Setup of run A:
Design hdmi, start of the top module:
module hdmi
#(parameter FREQ=25200000, FS=48000, CTS=25200, N=6144)
 (
   input        I_CLK_PIXEL,
   input        I_RESET,      
   input [7:0]  I_R,
   input [7:0]  I_G,
   input [7:0]  I_B,
   input        I_BLANK,
   input        I_HSYNC,
   input        I_VSYNC,
   input        I_ASPECT_169,
   input        I_AUDIO_ENABLE,
   input [15:0] I_AUDIO_PCM_L,
   input [15:0] I_AUDIO_PCM_R,
   output [9:0] O_RED,    
   output [9:0] O_GREEN,  
   output [9:0] O_BLUE    
);
For scale: roughly 1200 flip-flops, roughly 93 I/O pins, ~0.043 mm² of cells after synthesis.
Settings: LEC_CHECK=0, ABC_AREA=1, CAP_MARGIN=5, CELL_PAD_IN_SITES_DETAIL_PLACEMENT=0, CORE_MARGIN=2, CORE_UTILIZATION=70, CTS_CLUSTER_DIAMETER=378, CTS_CLUSTER_SIZE=16, GPL_TIMING_DRIVEN=1, MAX_ROUTING_LAYER=met5, MIN_ROUTING_LAYER=met1, PLACE_DENSITY_LB_ADDON=0.06, SETUP_SLACK_MARGIN=1.36, SLEW_MARGIN=20; clock period 5.01 ns.
run.sh (not shown) runs the stock make flow with config.mk's settings and CLKGATE_MAP_FILE=.
What the final checks of run A revealed, after a flow that finished every stage, was a layout that fails on setup timing.
diff inputs: run A => run B
Settings: ABC_AREA removed (was 1); MAX_ROUTING_LAYER removed (was met5); SETUP_SLACK_MARGIN changed from 1.36 to 1.3; CTS_CLUSTER_DIAMETER removed (was 378); CTS_CLUSTER_SIZE changed from 16 to 35; GPL_TIMING_DRIVEN removed (was 1); PLACE_DENSITY_LB_ADDON removed (was 0.06); MIN_ROUTING_LAYER removed (was met1); CELL_PAD_IN_SITES_DETAIL_PLACEMENT removed (was 0); CAP_MARGIN changed from 5 to 20; the clock period (ns, I/O delays scaled along) changed from 5.01 to 5.1.
Results
Layout checks on run B: not met. Flow itself completed; violations: setup timing. Run B vs. run A: number of standard cells reported by yosys went down 6.0%, wire length went up 12%. Gate count after technology mapping (run B over run A): decrease, 6.0%. Taking run B as 1.0, run A lands at 0.76 on number of gates resized after CTS. Run B against run A: worst setup slack after layout has decreased; met2 usage in global routing went up by 4.7 points. Run B vs run A — total power climbed by more than a quarter. On sequential share of layout area, the lower figure sits with run B, not run A. Delta (run B minus run A): wire length of the first global-routing pass increased 6.7%, minimum clock period after layout increased 1.31 ns. Between run A and run B, total cell area at the placement stage decreased.
The inputs of run C differ from those of run B as listed below.
Settings: CTS_CLUSTER_SIZE now 94, was 35; ABC_AREA now 1, previously not set; SETUP_SLACK_MARGIN no longer set, was 1.3; CORE_UTILIZATION now 57, was 70; the clock period (ns, I/O delays scaled along) now 6.28, was 5.1.
[summary]
- [compare] base=run B new=run C: proportion of power drawn by the clock network up 4.5 points; portion of total power attributed to sequential cells picked up an extra 4.3 points.
- Although it ran to completion, run C produced a layout that fails the final checks because of setup timing.
- Core utilization: higher on run B
[inputs] run D vs run C
Settings: changing CORE_UTILIZATION from 57 to 64; removing CTS_CLUSTER_SIZE (formerly 94); changing the clock period (ns, I/O delays scaled along) from 6.28 to 10.9.
Run D: done, clean on timing, DRC and antenna
Run D: slew of the pin with the lowest slew margin is 0.024 ns lower than what run C reported.
The combinational group share of total power number comes out higher for run C vs run D.
Comparing run C and run D, the higher power per unit of standard cell area was measured on run C.
Compare run C and run D | cell count lower: run D
The global-route usage reported for run D is greater than that of run C by 1.9 points.
Input changes introduced in run E (baseline for comparison: run D):
Settings: ABC_AREA no longer set, was 1; CORE_UTILIZATION now 30, was 64; the clock period (ns, I/O delays scaled along) now 10.0, was 10.9.
==> results <==
Looking at the reports, run E completed the entire flow and the layout it produced met the timing, DRC and antenna checks. Relative to run D, share of the clock period used by the worst path after layout has increased by 9.3 points in run E. Against run D, run E comes in 2 lower on worst reg-to-reg path cell count. On run E: register-to-register slack is 1.11 ns lower than what run D gave. Run D ended up with enc2.dc_bias[3]$_SDFFCE_PN0P_ as its destination of the critical timing path; run E ended up with enc1.dc_bias[3]$_SDFFCE_PN0P_. Diff run D -> run E: core utilization lower; amount of wire on met2 after detailed routing went down by 450 µm.
> inputs changed (run E -> run F)
Settings: putting CTS_CLUSTER_DIAMETER at 229 where nothing was set; putting MIN_ROUTING_LAYER at met2 where nothing was set; putting MAX_ROUTING_LAYER at met5 where nothing was set; putting ABC_AREA at 1 where nothing was set; swapping 30 for 40 in CORE_UTILIZATION.
[summary]
- Run F finished every stage; the final checks, however, were not passed, the failures being DRC.
- Of run E and run F, the run reporting the higher data required time of the worst path was run E.
- Fmax: run F higher than run E
- Run E has lower portion of total power attributed to the clock network than run F.

---

Setup of oak:
Starting RTL as in the previous note.
==> flow/design.v (excerpt) <==
module hdmi
#(parameter FREQ=25200000, FS=48000, CTS=25200, N=6144)
 (
   input        I_CLK_PIXEL,
   input        I_RESET,      
   input [7:0]  I_R,
   input [7:0]  I_G,
   input [7:0]  I_B,
   input        I_BLANK,
   input        I_HSYNC,
   input        I_VSYNC,
   input        I_ASPECT_169,
   input        I_AUDIO_ENABLE,
   input [15:0] I_AUDIO_PCM_L,
   input [15:0] I_AUDIO_PCM_R,
   output [9:0] O_RED,    
   output [9:0] O_GREEN,  
   output [9:0] O_BLUE    
);
   wire [9:0]   red;
   wire [9:0]   green;
   wire [9:0]   blue;
   wire [9:0]   enc0out;
   wire [9:0]   enc1out;
   wire [9:0]   enc2out;
   wire [29:0]  tx_in;
   wire [3:0]   tmds_d;
   wire         data;
   wire [3:0]   dataPacket0;
   wire [3:0]   dataPacket1;
   wire [3:0]   dataPacket2;
   wire [39:0]  delayLineIn;
   wire [39:0]  delayLineOut;
   wire [7:0]   ROut;
   wire [7:0]   GOut;
   wire [7:0]   BOut;
   wire         hSyncOut;
   wire         vSyncOut;
   wire         vdeOut;
   wire         dataOut;
   wire [1:0]   vhSyncOut;
   reg          prevBlank;
   reg          prevData;
   wire [3:0]   dataPacket0Out;
   wire [3:0]   dataPacket1Out;
   wire [3:0]   dataPacket2Out;
   reg          ctl0;
   reg          ctl1;
   reg          ctl2;
   reg          ctl3;
   wire [1:0]   ctl_10;
   wire [1:0]   ctl_32;
   reg [2:0]    state;
   reg [10:0]   clockCounter;
   assign delayLineIn[39:32] = I_R;
   assign delayLineIn[31:24] = I_G;
   assign delayLineIn[23:16] = I_B;
   assign delayLineIn[15] = I_HSYNC;
   assign delayLineIn[14] = I_VSYNC;
   assign delayLineIn[13] = !I_BLANK;
   assign delayLineIn[12] = data;
   assign delayLineIn[11:8] = dataPacket0;
   assign delayLineIn[7:4] = dataPacket1;
  ...
clock: 5.06 ns
lec_check: 0
cap_margin: 20
core_margin: 2
core_utilization: 70
cts_cluster_size: 35
setup_slack_margin: 1.45
slew_margin: 20
No crash in oak: every stage finished, but the layout fails its final checks due to setup timing.
--- input diff oak..pine ---
- an added ABC_AREA of 1
- a deleted SETUP_SLACK_MARGIN that had been 1.45
- an added MAX_ROUTING_LAYER of met5
- an added HOLD_SLACK_MARGIN of 0.29
- a deleted CTS_CLUSTER_SIZE that had been 35
- an added MIN_ROUTING_LAYER of met2
- a change of CORE_UTILIZATION from 70 to 25
- an added CTS_CLUSTER_DIAMETER of 229
- a change of the clock period (ns, I/O delays scaled along) from 5.06 to 10.0
Results
Summary of oak and pine: one run falls short of a clean finish, namely oak.
Although oak finished all stages, its layout failed final checks on setup timing.
pine vs. oak: pre-CTS setup slack +3.85 ns; internal power contribution lower; number of logic inverters in the finished layout has increased.
The tally of clock buffers in the finished layout in pine was lower than what oak gave.
Taking oak as the reference point, the total net switching power of pine falls by 67%.
Row mux contribution to synthesized area: pine lower / oak higher
[inputs] birch vs pine
- CORE_UTILIZATION: 25 -> 30
- MAX_ROUTING_LAYER: met5 -> unset
- CTS_CLUSTER_DIAMETER: 229 -> unset
- MIN_ROUTING_LAYER: met2 -> unset
- HOLD_SLACK_MARGIN: 0.29 -> unset
- ABC_AREA: 1 -> unset
- the clock period (ns, I/O delays scaled along): 10.0 -> 9.0
[summary]
birch ran to completion and came out clean on the timing, DRC and antenna checks.
pine ended up with enc1.dc_bias[3]$_SDFFCE_PN0P_ as its critical path endpoint; birch ended up with enc0.dc_bias[3]$_SDFFCE_PN0P_.
Summary of birch over pine: cell count after placement went down by 9.3%, die area went down by about 17%, final routed wirelength across all metal layers went down by about 6%, clock period minus final worst setup slack went down by 0.38 ns, latest clock arrival within the worst-skew pair was more or less identical.
Inputs modified between birch and maple:
- CAP_MARGIN changed from 20 to 40
- CTS_CLUSTER_SIZE newly set to 95
- CORE_MARGIN changed from 2 to 4
- GPL_ROUTABILITY_DRIVEN newly set to 0
- SLEW_MARGIN changed from 20 to 40
- the clock period (ns, I/O delays scaled along) changed from 9.0 to 10.0
==> results <==
- maple finished every step from synthesis to the final layout, and the layout passed the timing, DRC and antenna checks.
- Die area | maple > birch
- maple against birch: combinational group share of total power shows no meaningful change; sequential group share of total power shows an increase of 0.3 points; cell area shows no meaningful change; global-route usage over all layers shows no meaningful change.
- Compared to birch, maple reaches a lower achievable clock.
- For birch, the start point of the critical path was delay_line.q_pipe[16]$_DFF_P_, unlike maple, where it was delay_line.q_pipe[24]$_DFF_P_.
- maple: iteration count of the initial detailed-routing pass higher than birch
- Leakage power of maple is on par with birch.
Relative to maple, the following input files were edited for cedar:
- changing CAP_MARGIN from 40 to 10
- removing GPL_ROUTABILITY_DRIVEN (formerly 0)
- setting MAX_ROUTING_LAYER to met4 for the first time
- changing CORE_MARGIN from 4 to 2
- changing CORE_UTILIZATION from 30 to 68
- changing SLEW_MARGIN from 40 to 20
- changing CTS_CLUSTER_SIZE from 95 to 35
- changing the clock period (ns, I/O delays scaled along) from 10.0 to 8.1
==> results <==
Switching fraction of total power in cedar vs maple: up 0.38 points
Per the comparison of cedar with maple, finished layout cell area decreased by 0.0016 mm2 relative to the old numbers; overall routed net length decreased by about 3% relative to the old numbers; overall power increased by about 25% relative to the old numbers; internal power contribution increased by about 25% relative to the old numbers.
Sequential fraction of design power ends up lower on cedar.
Cmp cedar and maple / count of clock-buffer cells in the layout / higher: maple
Between cedar and maple, transition time of the tightest slew-check pin is lower for maple, cedar comes in above that.
cedar against maple: vertical die dimension decreased 34%, clock network contribution to total cell area fell by 0.70 points, final period demand of the worst path went down.
Power is estimated from default activity; no workload was simulated.
